== red ==
==> flow/design.v (excerpt) <==
module top #(parameter N = 4) (
  input  wire           clk  ,
  input  wire           rst  ,
  input  wire           start,
  input  wire [8*N-1:0] a_in ,
  input  wire [8*N-1:0] w_in ,
  output wire [8*N-1:0] y_out,
  output wire           ready,
  output wire           done
);
For scale: roughly 570 flip-flops, ~0.054 mm2 of cells after synthesis.
make LEC_CHECK=0 ABC_AREA=0 CAP_MARGIN=20 CELL_PAD_IN_SITES_DETAIL_PLACEMENT=2 CORE_MARGIN=4 CORE_UTILIZATION=25 CTS_CLUSTER_DIAMETER=333 CTS_CLUSTER_SIZE=58 GPL_ROUTABILITY_DRIVEN=1 GPL_TIMING_DRIVEN=1 HOLD_SLACK_MARGIN=0.21 MAX_ROUTING_LAYER=met5 MIN_ROUTING_LAYER=met2 PLACE_DENSITY=0.72 SETUP_SLACK_MARGIN=0.59 SLEW_MARGIN=35 TNS_END_PERCENT=15 finish   # period 3.03 ns
run.sh (not shown) runs the stock make flow with config.mk's settings and CLKGATE_MAP_FILE=.
red did not finish; a tool error ended it in 5_1_grt.
The following lists how blue was set up differently from red:
# red
export LEC_CHECK = 0
export ABC_AREA = 0
export CAP_MARGIN = 20
export CELL_PAD_IN_SITES_DETAIL_PLACEMENT = 2
export CORE_MARGIN = 4
export CORE_UTILIZATION = 25
export CTS_CLUSTER_DIAMETER = 333
export CTS_CLUSTER_SIZE = 58
export GPL_ROUTABILITY_DRIVEN = 1
export GPL_TIMING_DRIVEN = 1
export HOLD_SLACK_MARGIN = 0.21
export MAX_ROUTING_LAYER = met5
export MIN_ROUTING_LAYER = met2
export PLACE_DENSITY = 0.72
export SETUP_SLACK_MARGIN = 0.59
export SLEW_MARGIN = 35
export TNS_END_PERCENT = 15
create_clock -name core_clock -period 3.03 [get_ports {clk}]
# blue
export LEC_CHECK = 0
export CAP_MARGIN = 15
export CORE_ASPECT_RATIO = 0.71
export CORE_MARGIN = 2
export CORE_UTILIZATION = 72
export CTS_CLUSTER_SIZE = 90
export SETUP_SLACK_MARGIN = -0.13
export SLEW_MARGIN = 20
create_clock -name core_clock -period 2.24 [get_ports {clk}]
- As the logs show, blue stopped at 5_1_grt after a tool error, so it never reached the end of the flow.
- blue against red; die height is down by more than half.
- Sort red and blue by half-perimeter wire length after placement, ascending, and blue comes first.
- Total I/O pin count: red vs blue identical
- Compared with red, blue shows a lower die boundary width.
- Against red, blue reports a instance area at placement that is lower.
Setup changes, blue to green
# blue
export LEC_CHECK = 0
export CAP_MARGIN = 15
export CORE_ASPECT_RATIO = 0.71
export CORE_MARGIN = 2
export CORE_UTILIZATION = 72
export CTS_CLUSTER_SIZE = 90
export SETUP_SLACK_MARGIN = -0.13
export SLEW_MARGIN = 20
create_clock -name core_clock -period 2.24 [get_ports {clk}]
# green
export LEC_CHECK = 0
export ABC_AREA = 1
export CAP_MARGIN = 20
export CORE_MARGIN = 2
export CORE_UTILIZATION = 70
export CTS_CLUSTER_SIZE = 74
export SLEW_MARGIN = 20
create_clock -name core_clock -period 3.57 [get_ports {clk}]
--- outcome ---
green vs. blue: area after synthesis went up by 6.5%. green vs blue, weighted congestion at the end of routability-driven global placement went up by about 0.8%. green completed end to end; final checks failed (negative setup slack). Going from blue to green, synthesized net count now larger, number of instances in the synthesized netlist +1718. Sort blue and green by depth of the CTS H-tree asc -> top: blue. Changes observed in green relative to blue: vertical die dimension rose 24%; cell count after placement rose 1344; proportion of synthesized area in mux cells about even. Diff blue -> green: total clock buffers created by CTS moved up; area of the core moved up.
[inputs] orange vs green
# green
export LEC_CHECK = 0
export ABC_AREA = 1
export CAP_MARGIN = 20
export CORE_MARGIN = 2
export CORE_UTILIZATION = 70
export CTS_CLUSTER_SIZE = 74
export SLEW_MARGIN = 20
create_clock -name core_clock -period 3.57 [get_ports {clk}]
# orange
export LEC_CHECK = 0
export CAP_MARGIN = 20
export CORE_MARGIN = 2
export CORE_UTILIZATION = 40
export SLEW_MARGIN = 20
create_clock -name core_clock -period 4.76 [get_ports {clk}]
Notes after the runs:
In summary, orange completed successfully, with a layout that passed the timing, design-rule and antenna checks.
Taking green as the reference, in orange fraction of synthesized area in multiplexers now sits at about the same level; non-clock buffer count now sits lower; area share of and-or/or-and cells after synthesis up 2.8 points.

========
Setup of run A:
Starting RTL as in the previous note.
clock: 4.07 ns
lec_check: 0
cap_margin: 20
core_margin: 2
core_utilization: 72
place_density: 0.63
setup_slack_margin: 1.1
slew_margin: 20
The flow for run A finished, though final verification flagged setup timing.
#### Input delta (run B over run A)
-- flow/config.mk --
<<< run A, line 10
export CORE_UTILIZATION = 72
export PLACE_DENSITY = 0.63
export SETUP_SLACK_MARGIN = 1.1
>>> run B, line 10
export CORE_UTILIZATION = 40
==> flow/constraint.sdc <==
create_clock -name core_clock -period 6.62 [get_ports {clk}]
set_input_delay 1.3240 -clock core_clock [delete_from_list [all_inputs] [get_ports {clk}]]
set_output_delay 1.3240 -clock core_clock [all_outputs]
set_load 0.01 [all_outputs]
- Summary of run A and run B: one run falls short of a clean finish, namely run A.
- In run B, wire length is lower than in run A.
- Sort run A and run B by clock tree buffer count of the final layout asc -> top: run A
- Taking run B as 1.0, run A lands at 1.07 on total placed instance area.
- Slew at the pin closest to its max-slew limit delta for run B relative to run A: 0.16 ns lower
- Of run B and run A, it is run B that has the higher total placed cells including tap cells.
- Lower global-route usage goes to run B over run A.
- Run A was routed with more vias than run B.
- Cell count in run B is 1.3% higher than in run A
- Run A → run B: area of the core went up by 59000 um2.
Input changes introduced in run C (baseline for comparison: run B):
-- flow/config.mk --
<<< run B, line 8
>>> run C, line 8
export ABC_AREA = 1
<<< run B, line 10
export CORE_UTILIZATION = 40
>>> run C, line 11
export CORE_UTILIZATION = 72
export CTS_CLUSTER_DIAMETER = 228
export CTS_CLUSTER_SIZE = 15
export GPL_ROUTABILITY_DRIVEN = 0
export GPL_TIMING_DRIVEN = 1
export MAX_ROUTING_LAYER = met4
export PLACE_DENSITY_LB_ADDON = 0.09
export SETUP_SLACK_MARGIN = 0.59
==> flow/constraint.sdc <==
create_clock -name core_clock -period 4.06 [get_ports {clk}]
set_input_delay 0.8120 -clock core_clock [delete_from_list [all_inputs] [get_ports {clk}]]
set_output_delay 0.8120 -clock core_clock [all_outputs]
set_load 0.01 [all_outputs]
## What came out
- Out of run B and run C, the only run to close with the timing, design-rule and antenna checks passing was run B.
- On starting utilization of the core area: between run B and run C, it ends up lower for run B.
- Summary: with run B as the reference, met2 wirelength from detailed routing in run C moved up by more than half.
Modified inputs, run D compared to run C
==> flow/config.mk <==
export PLATFORM = sky130hd
export DESIGN_NAME = top
export DESIGN_NICKNAME = top
export VERILOG_FILES = /design/flow/design.v
export SDC_FILE = /design/flow/constraint.sdc
export NUM_CORES = 4
export LEC_CHECK = 0
export CAP_MARGIN = 35
export CELL_PAD_IN_SITES_DETAIL_PLACEMENT = 1
export CORE_MARGIN = 2
export CORE_UTILIZATION = 40
export GPL_TIMING_DRIVEN = 0
export SLEW_MARGIN = 20
==> flow/constraint.sdc <==
create_clock -name core_clock -period 5.0 [get_ports {clk}]
set_input_delay 1.0000 -clock core_clock [delete_from_list [all_inputs] [get_ports {clk}]]
set_output_delay 1.0000 -clock core_clock [all_outputs]
set_load 0.01 [all_outputs]
Findings:
Run D went all the way through the flow, and no timing, DRC or antenna check failed. Cells: run D has fewer instances than run C. Going from run C to run D, least setup slack across all paths after layout +0.29 ns, standard cell area after detailed placement moved down. Worst-case reg-to-reg path depth on run D is down relative to run C. Run D vs run C — synthesized area per cell rose 1.8 um2. Looking at number of logic stages on the critical path including buffering, run D sits 4 below run C. Against run C, run D comes in 22% lower on wire length after detailed routing. Run C -> run D: synthesized cell count decreased by more than 10%. The capturing element of the worst setup path comes out dut.genblk1[1].genblk1[2].mac_i_j.sum_out[14]$_DFF_P_ in one run and dut.genblk1[1].genblk1[1].mac_i_j.sum_out[16]$_DFF_P_ in the other, namely in run D and run C respectively.
--- input diff run D..run E ---
-- flow/config.mk --
<<< run D, line 8
export CAP_MARGIN = 35
export CELL_PAD_IN_SITES_DETAIL_PLACEMENT = 1
>>> run E, line 8
export CAP_MARGIN = 20
<<< run D, line 11
export CORE_UTILIZATION = 40
export GPL_TIMING_DRIVEN = 0
>>> run E, line 10
export CORE_UTILIZATION = 61
export SETUP_SLACK_MARGIN = 1.1
==> flow/constraint.sdc <==
create_clock -name core_clock -period 3.81 [get_ports {clk}]
set_input_delay 0.7620 -clock core_clock [delete_from_list [all_inputs] [get_ports {clk}]]
set_output_delay 0.7620 -clock core_clock [all_outputs]
set_load 0.01 [all_outputs]
## What came out
Complete run, failing final checks: run E, reason setup timing. Looking only at critical path depth, and setting everything else aside, the higher value of run D and run E goes to run E. Run E vs run D: number of global-route vias before repair down by a few percent. Run E has less setup slack than run D. Cmp run D and run E / wire length / lower: run E. Run E: final-layout non-clock buffer area share is 11 points higher than what run D reported.
The inputs of run F differ from those of run E as listed below.
-- flow/config.mk --
<<< run E, line 8
>>> run F, line 8
export ABC_AREA = 1
<<< run E, line 9
>>> run F, line 10
export CELL_PAD_IN_SITES_GLOBAL_PLACEMENT = 2
export CORE_ASPECT_RATIO = 0.5
<<< run E, line 10
export CORE_UTILIZATION = 61
export SETUP_SLACK_MARGIN = 1.1
export SLEW_MARGIN = 20
>>> run F, line 13
export CORE_UTILIZATION = 17
export GPL_ROUTABILITY_DRIVEN = 0
export GPL_TIMING_DRIVEN = 0
export HOLD_SLACK_MARGIN = 0.21
export MAX_ROUTING_LAYER = met4
export SLEW_MARGIN = 5
==> flow/constraint.sdc <==
create_clock -name core_clock -period 5.0 [get_ports {clk}]
set_input_delay 1.0000 -clock core_clock [delete_from_list [all_inputs] [get_ports {clk}]]
set_output_delay 1.0000 -clock core_clock [all_outputs]
set_load 0.01 [all_outputs]
[summary]
Run F reached the end of the flow, and the finished layout is clean on the timing, design-rule and antenna checks.
The sum of met2 wire segment lengths after detailed routing in run F was higher than what run E gave.
Taking run E as the reference, in run F worst slack at placement went up 0.90 ns; worst relative slew slack went up 20 points; maximum number of pins on one net before global-route repair went down 17%.
Run F vs run E — design area dropped by a few percent
In the flow results for run E and run F, the data arrival at the endpoint of the critical path is smaller on run E.
Routed wire length, run E and run F, higher one = run F.
For run F, the cell with the largest stage delay on the worst path was sky130_fd_sc_hd__dfxtp_1, unlike run E, where it was sky130_fd_sc_hd__fa_1.
Origin of the worst setup path: dut.genblk1[2].genblk1[1].mac_i_j.a_reg[5]$_DFF_P_ -> run F, dut.genblk1[3].genblk1[2].mac_i_j.w_reg[6]$_DFFE_PP_ -> run E
In run F, the portion of the layout cell area used by clock cells came out 0.44 points above the value in run E.

========
## lane 1
top again, from the RTL that the note above started with.
Design top, start of the top module:
module top #(parameter N = 4) (
  input  wire           clk  ,
  input  wire           rst  ,
  input  wire           start,
  input  wire [8*N-1:0] a_in ,
  input  wire [8*N-1:0] w_in ,
  output wire [8*N-1:0] y_out,
  output wire           ready,
  output wire           done
);
Settings: LEC_CHECK=0, ABC_AREA=1, CAP_MARGIN=20, CORE_MARGIN=2, CORE_UTILIZATION=72, CTS_CLUSTER_DIAMETER=228, CTS_CLUSTER_SIZE=28, GPL_ROUTABILITY_DRIVEN=0, GPL_TIMING_DRIVEN=1, MAX_ROUTING_LAYER=met4, PLACE_DENSITY_LB_ADDON=0.09, SETUP_SLACK_MARGIN=1.03, SLEW_MARGIN=20; clock period 3.57 ns.
Lane 1 never completed; the flow aborted with a tool error in 5_1_grt.
Here is what was changed in the inputs of lane 2 compared with lane 1.
Settings: clearing MAX_ROUTING_LAYER, which used to be met4; clearing CTS_CLUSTER_DIAMETER, which used to be 228; clearing GPL_ROUTABILITY_DRIVEN, which used to be 0; clearing GPL_TIMING_DRIVEN, which used to be 1; clearing SETUP_SLACK_MARGIN, which used to be 1.03; clearing PLACE_DENSITY_LB_ADDON, which used to be 0.09; clearing CTS_CLUSTER_SIZE, which used to be 28; swapping 72 for 21 in CORE_UTILIZATION; clearing ABC_AREA, which used to be 1; swapping 3.57 for 7.77 in the clock period (ns, I/O delays scaled along).
[summary]
- Lane 2 was carried through to the last stage, and its layout satisfied the timing, design-rule and antenna checks.
- Of lane 2 and lane 1, lane 1 shows the lower instance count after placement with tap cells included, with lane 2 above it.
- Lane 2 ends up with a number of standard-cell rows in the floorplan that is about 80% higher than in lane 1.
- Lane 2: adder and majority gate portion of the synthesized area is 2.6 points higher than what lane 1 reported.
- In lane 2 the synthesized area turned out 3500 µm² lower than in lane 1.
- Compared lane 2 against lane 1; area fraction in mux cells within noise.

========
The RTL this note starts from:
==> flow/design.v <==
module MAC (
  input  wire        clk    ,
  input  wire        rst    ,
  input  wire [ 7:0] a_in   ,
  input  wire [ 7:0] w_in   ,
  input  wire [23:0] sum_in ,
  output reg  [23:0] sum_out,
  output wire [ 7:0] a_out  ,
  output wire [ 7:0] w_out
);
  reg [7:0] a_reg, w_reg;
  wire [23:0] sum    ;
  wire [15:0] product;
  assign product = a_reg * w_reg;
  assign sum     = sum_in + product;
  assign a_out   = a_reg;
  assign w_out   = w_reg;
  always @(posedge clk) begin
    a_reg   <= a_in;
    w_reg   <= w_in;
    sum_out <= sum;
  end
endmodule
module Quantization (
  input  wire [23:0] data_in ,
  output wire [ 7:0] data_out
);
  assign data_out = data_in < 255 ? data_in : 255;
endmodule
module Activation (
  input  wire [7:0] data_in ,
  input  wire [7:0] thresh  ,
  output wire [7:0] data_out
);
  assign data_out = data_in < thresh ? 0 : data_in;
endmodule
module Array #(parameter N = 4) (
  input  wire       clk          ,
  input  wire       rst          ,
  input  wire       start        ,
  input  wire [8*N-1:0] a_in    ,
  input  wire [8*N-1:0] w_in    ,
  output wire [8*N-1:0] y_out   ,
  output wire       ready        ,
  output wire       done
);
  wire [ 7:0] mac_a_in   [0:N-1][0:N-1];
  wire [ 7:0] mac_w_in   [0:N-1][0:N-1];
  wire [23:0] mac_sum_in [0:N-1][0:N-1];
  wire [23:0] mac_sum_out[0:N-1][0:N-1];
  wire [ 7:0] mac_a_out  [0:N-1][0:N-1];
  wire [ 7:0] mac_w_out  [0:N-1][0:N-1];
  wire [7:0] quantization[0:N-1];
  wire [7:0] activation  [0:N-1];
  parameter IDLE         = 2'b00;
  parameter LOAD_WEIGHTS = 2'b01;
  parameter COMPUTE      = 2'b10;
  parameter DONE         = 2'b11;
  reg [ 1:0] state, next_state;
  reg [31:0] counter;
  always @(posedge clk or posedge rst) begin
    if (rst) begin
      state <= IDLE;
    end else begin
      state <= next_state;
    end
  end
  always @(*) begin
    case (state)
      IDLE : begin
        next_state <= start ? LOAD_WEIGHTS : IDLE;
      end
      LOAD_WEIGHTS : begin
        next_state <= counter == N-1 ? COMPUTE : LOAD_WEIGHTS;
      end
      COMPUTE : begin
        next_state <= counter == 4*N-1 ? DONE : COMPUTE;
      end
      DONE : begin
        next_state <= IDLE;
      end
      default : next_state <= IDLE;
    endcase
  end
  assign ready = state == IDLE;
  assign done  = state == DONE;
  always @(posedge clk or posedge rst) begin
    if (rst) begin
      counter <= 0;
    end else begin
      if (state == IDLE) begin
        counter <= 0;
      end else begin
        counter <= counter + 1;
      end
    end
  end
  generate
    for (genvar i = 0; i < N; i = i + 1) begin
      for (genvar j = 0; j < N; j = j + 1) begin
        MAC mac_i_j (
          .clk(clk),
          .rst(rst),
          .a_in(mac_a_in[i][j]),
          .w_in(mac_w_in[i][j]),
          .sum_in(mac_sum_in[i][j]),
          .sum_out(mac_sum_out[i][j]),
          .a_out(mac_a_out[i][j]),
          .w_out(mac_w_out[i][j])
        );
        if (j != N-1) begin
          assign mac_a_in[i][j+1] = mac_a_out[i][j];
        end
        if (i != N-1) begin
          assign mac_sum_in[i+1][j] = mac_sum_out[i][j];
        end
        if (i > 0)
          assign mac_w_in[i][j] = state == LOAD_WEIGHTS ? mac_w_out[i-1][j] : mac_w_out[i][j];
      end
      assign mac_sum_in[0][i] = 0;
      assign mac_a_in[i][0]   = a_in[8*i+:8];
      assign mac_w_in[0][i]   = state == LOAD_WEIGHTS ? w_in[8*i+:8] : mac_w_out[0][i];
    end
  endgenerate
  generate
    for (genvar i = 0; i < N; i = i + 1) begin
      Quantization quantization_i (
        .data_in(mac_sum_out[N-1][i]),
        .data_out(quantization[i])
      );
      Activation activation_i (
        .data_in (quantization[i]),
        .thresh  (10             ),
        .data_out(activation[i]  )
      );
      assign y_out[8*i+:8] = activation[i];
    end
  endgenerate
endmodule
module top #(parameter N = 4) (
  input  wire           clk  ,
  input  wire           rst  ,
  input  wire           start,
  input  wire [8*N-1:0] a_in ,
  input  wire [8*N-1:0] w_in ,
  output wire [8*N-1:0] y_out,
  output wire           ready,
  output wire           done
);
  Array #(.N(N)) dut (
    .clk  (clk  ),
    .rst  (rst  ),
    .start(start),
    .a_in (a_in ),
    .w_in (w_in ),
    .y_out(y_out),
    .ready(ready),
    .done (done )
  );
endmodule
clock: 3.68 ns
lec_check: 0
cap_margin: 20
core_margin: 2
core_utilization: 61
cts_cluster_size: 66
slew_margin: 20
The starting point produced a layout that fails on setup timing.
Rerun with:
Settings changed: CORE_UTILIZATION 61 to 72, CTS_CLUSTER_SIZE 66 to unset, PLACE_DENSITY set to 0.64.
Clock period 3.68 ns to 4.07 ns, I/O delays scaled along.
Result:
- The new run finished but fails on setup timing
- count of clock-buffer cells in the layout grows by 8
- wire length grows by well over a third
- global-route usage grows by 6.6 points
- sequential cell count stays the same
- area after synthesis is unchanged
- worst hold slack is better by 0.015 ns
- non-clock buffer count shrinks by 186
